## upsample_csc
module upsample_csc (
    input  logic        clk,
    input  logic        resetn,
    input  logic        start,
    output logic        done,
    input  logic [15:0] sram_read_data,
    output logic [15:0] sram_write_data,
    output logic [17:0] sram_address,
    output logic        sram_we_n
);
Size: about 6000 cells after synthesis, ~55 I/O pins, about 48000 um^2 of cells after synthesis.
Settings: LEC_CHECK=0, ABC_AREA=1, CAP_MARGIN=35, CORE_MARGIN=2, CORE_UTILIZATION=24, CTS_CLUSTER_SIZE=27, PLACE_DENSITY_LB_ADDON=0.05, SLEW_MARGIN=20, TNS_END_PERCENT=40; clock period 8.88 ns.
run.sh (not shown) runs the stock make flow with config.mk's settings and CLKGATE_MAP_FILE=.
The baseline completed, yet does not pass: negative setup slack.
Then changed:
Settings changed: ABC_AREA 1 to not set, CAP_MARGIN 35 to 20, CORE_UTILIZATION 24 to 63, CTS_CLUSTER_SIZE 27 to 97, PLACE_DENSITY set to 0.6, PLACE_DENSITY_LB_ADDON 0.05 to not set, TNS_END_PERCENT 40 to not set.
Clock period 8.88 ns to 9.9 ns, I/O delays scaled along.
=>
- The changed run produced a layout that fails on negative setup slack
- clock-buffer cell count falls by 11
- sequential share of layout area rises by 1.5 points
- cell area falls by 9.9%
- worst setup slack improved by 0.22 ns
- die area falls by 62%
- wire length falls by 23%
- fmax falls by 7.9%
Then changed:
Settings changed: CORE_UTILIZATION 63 to 65, CTS_CLUSTER_SIZE 97 to not set, PLACE_DENSITY 0.6 to not set.
Clock period 9.9 ns to 8.62 ns, I/O delays scaled along.
=> The new run finished with negative setup slack left; wire length came out higher by about a fifth.
Then changed:
Settings changed: CORE_UTILIZATION 65 to 67, CTS_CLUSTER_SIZE set to 97, PLACE_DENSITY set to 0.37.
Clock period 8.62 ns to 8.89 ns, I/O delays scaled along.
Effect: The new run finished but failed the layout checks on negative setup slack; synthesized area stays the same; cell area falls by 2.7%; first-iteration DRC count falls by 11%; flip-flop count does not change; utilization falls by 0.24 points; worst setup slack gains 0.32 ns; synthesized cell count does not change; fmax rises by 0.45%.


Starting RTL as in the previous note.
clock: 8.83 ns
lec_check: 0
cap_margin: 0
core_margin: 7
core_utilization: 40
cts_cluster_diameter: 68
place_density_lb_addon: 0.24
setup_slack_margin: -0.57
slew_margin: 20
tns_end_percent: 25
The first run ran to the end with violations: setup timing.
Edit:
Settings changed: ABC_AREA from default to 1, CAP_MARGIN 0 to 20, CORE_MARGIN 7 to 2, CORE_UTILIZATION 40 to 64, CTS_CLUSTER_DIAMETER 68 to default, PLACE_DENSITY from default to 0.6, PLACE_DENSITY_LB_ADDON 0.24 to default, SETUP_SLACK_MARGIN -0.57 to default, TNS_END_PERCENT 25 to default.
Clock period 8.83 ns to 12.7 ns, I/O delays scaled along.
What happened: With this change the flow completed with no timing, DRC or antenna violations. Clock skew went down by 0.019 ns. Routed wire length went down by 5.7%. Worst setup slack improved by 3.0 ns. Core utilization went up by 20 points. Global-route usage went up by 13 points. Die area went down by 40%. Maximum frequency went down by 7.6%.
Edit:
Settings changed: ABC_AREA 1 to default, CORE_UTILIZATION 64 to 44.
Clock period 12.7 ns to 10.7 ns, I/O delays scaled along.
The changed run ran to the end with no violations.
Wire length rose by a few percent.
Sequential cell count is unchanged.
Critical path depth stays the same.
Worst hold slack loses 0.0070 ns.
Synthesized cell count fell by roughly a tenth.
Global-route usage decreases by 9.9 points.
Final area goes up by a few percent.
Area after synthesis is lower slightly.
Edit:
Settings changed: CORE_UTILIZATION 44 to 40.
What happened:
- The new run completed with no timing, DRC or antenna violations
- synthesized cell count is unchanged
- first-iteration DRC count drops by 15%
- maximum frequency barely changes
- routed wire length decreases by 0.76%
- synthesized area is unchanged
- utilization came out lower by 3.9 points
Edit:
Settings changed: CORE_UTILIZATION 40 to 58, SETUP_SLACK_MARGIN from default to 1.45.
Clock period 10.7 ns to 11.0 ns, I/O delays scaled along.
After rerunning:
- setup slack gains 0.84 ns
- die size goes down by 31%
- core utilization grows by 20 points
- sequential share of layout area came out higher by 0.28 points
- register-to-register slack is better by 0.84 ns


== run 1 ==
upsample_csc again, from the RTL that the note above started with.
Settings: LEC_CHECK=0, CAP_MARGIN=20, CELL_PAD_IN_SITES_DETAIL_PLACEMENT=0, CELL_PAD_IN_SITES_GLOBAL_PLACEMENT=0, CORE_ASPECT_RATIO=0.94, CORE_MARGIN=2, CORE_UTILIZATION=64, CTS_CLUSTER_DIAMETER=305, GPL_TIMING_DRIVEN=0, MAX_ROUTING_LAYER=met4, MIN_ROUTING_LAYER=met2, SETUP_SLACK_MARGIN=2.0, SLEW_MARGIN=20; clock period 8.32 ns.
Run 1 got as far as global routing (5_1_grt), where a tool error ended the run.
Edits applied to the flow inputs when going from run 1 to run 2:
Settings: removing CTS_CLUSTER_DIAMETER (formerly 305); removing GPL_TIMING_DRIVEN (formerly 0); changing CORE_UTILIZATION from 64 to 40; removing CELL_PAD_IN_SITES_GLOBAL_PLACEMENT (formerly 0); removing MAX_ROUTING_LAYER (formerly met4); removing SETUP_SLACK_MARGIN (formerly 2.0); removing MIN_ROUTING_LAYER (formerly met2); removing CELL_PAD_IN_SITES_DETAIL_PLACEMENT (formerly 0); setting PLACE_DENSITY to 0.6 for the first time; removing CORE_ASPECT_RATIO (formerly 0.94); changing the clock period (ns, I/O delays scaled along) from 8.32 to 11.0.
## What came out
FAIL: run 1; every other run in run 1 and run 2 is clean. Run 1 | ERROR | global routing (5_1_grt). From run 2 to run 1, largest buffer count on any clock path did not move at all. Summary — quantity of gates resized following cts, run 2 relative to run 1: lower, by 325. Run 2: buffers inserted during post-CTS setup optimization 108 below run 1. Re xor/xnor cell area share of the yosys netlist: no difference whatsoever between run 1 and run 2.
The inputs of run 3 differ from those of run 2 as listed below.
Settings: PLACE_DENSITY changed from 0.6 to 0.35; CORE_UTILIZATION changed from 40 to 72; SETUP_SLACK_MARGIN newly set to 1.54.
Findings:
No stage failed in run 3, and the final checks on the layout all came back clean.
Run 2 has completed all stages; timing, DRC and antenna checks passed.
Of run 2 and run 3, the higher number of buffers inserted during clock tree synthesis belongs to run 2.
Run 3 ends up with higher met2 routed wirelength than run 2 does.
Global-route wire length before repair, run 3 vs run 2: up slightly
Run 3 vs run 2: instance count after placement with tap cells included down in run 3
When run 3 is set beside run 2, its worst hold slack after final layout turns out to be 0.0044 ns smaller.
Side by side, highest net fanout along the worst path turned out higher in run 3 than in run 2.
Changes observed in run 3 relative to run 2: total routing resource utilization after global routing went up, worst setup margin went down.
The cell count of run 3 falls short of that of run 2 by 10%.
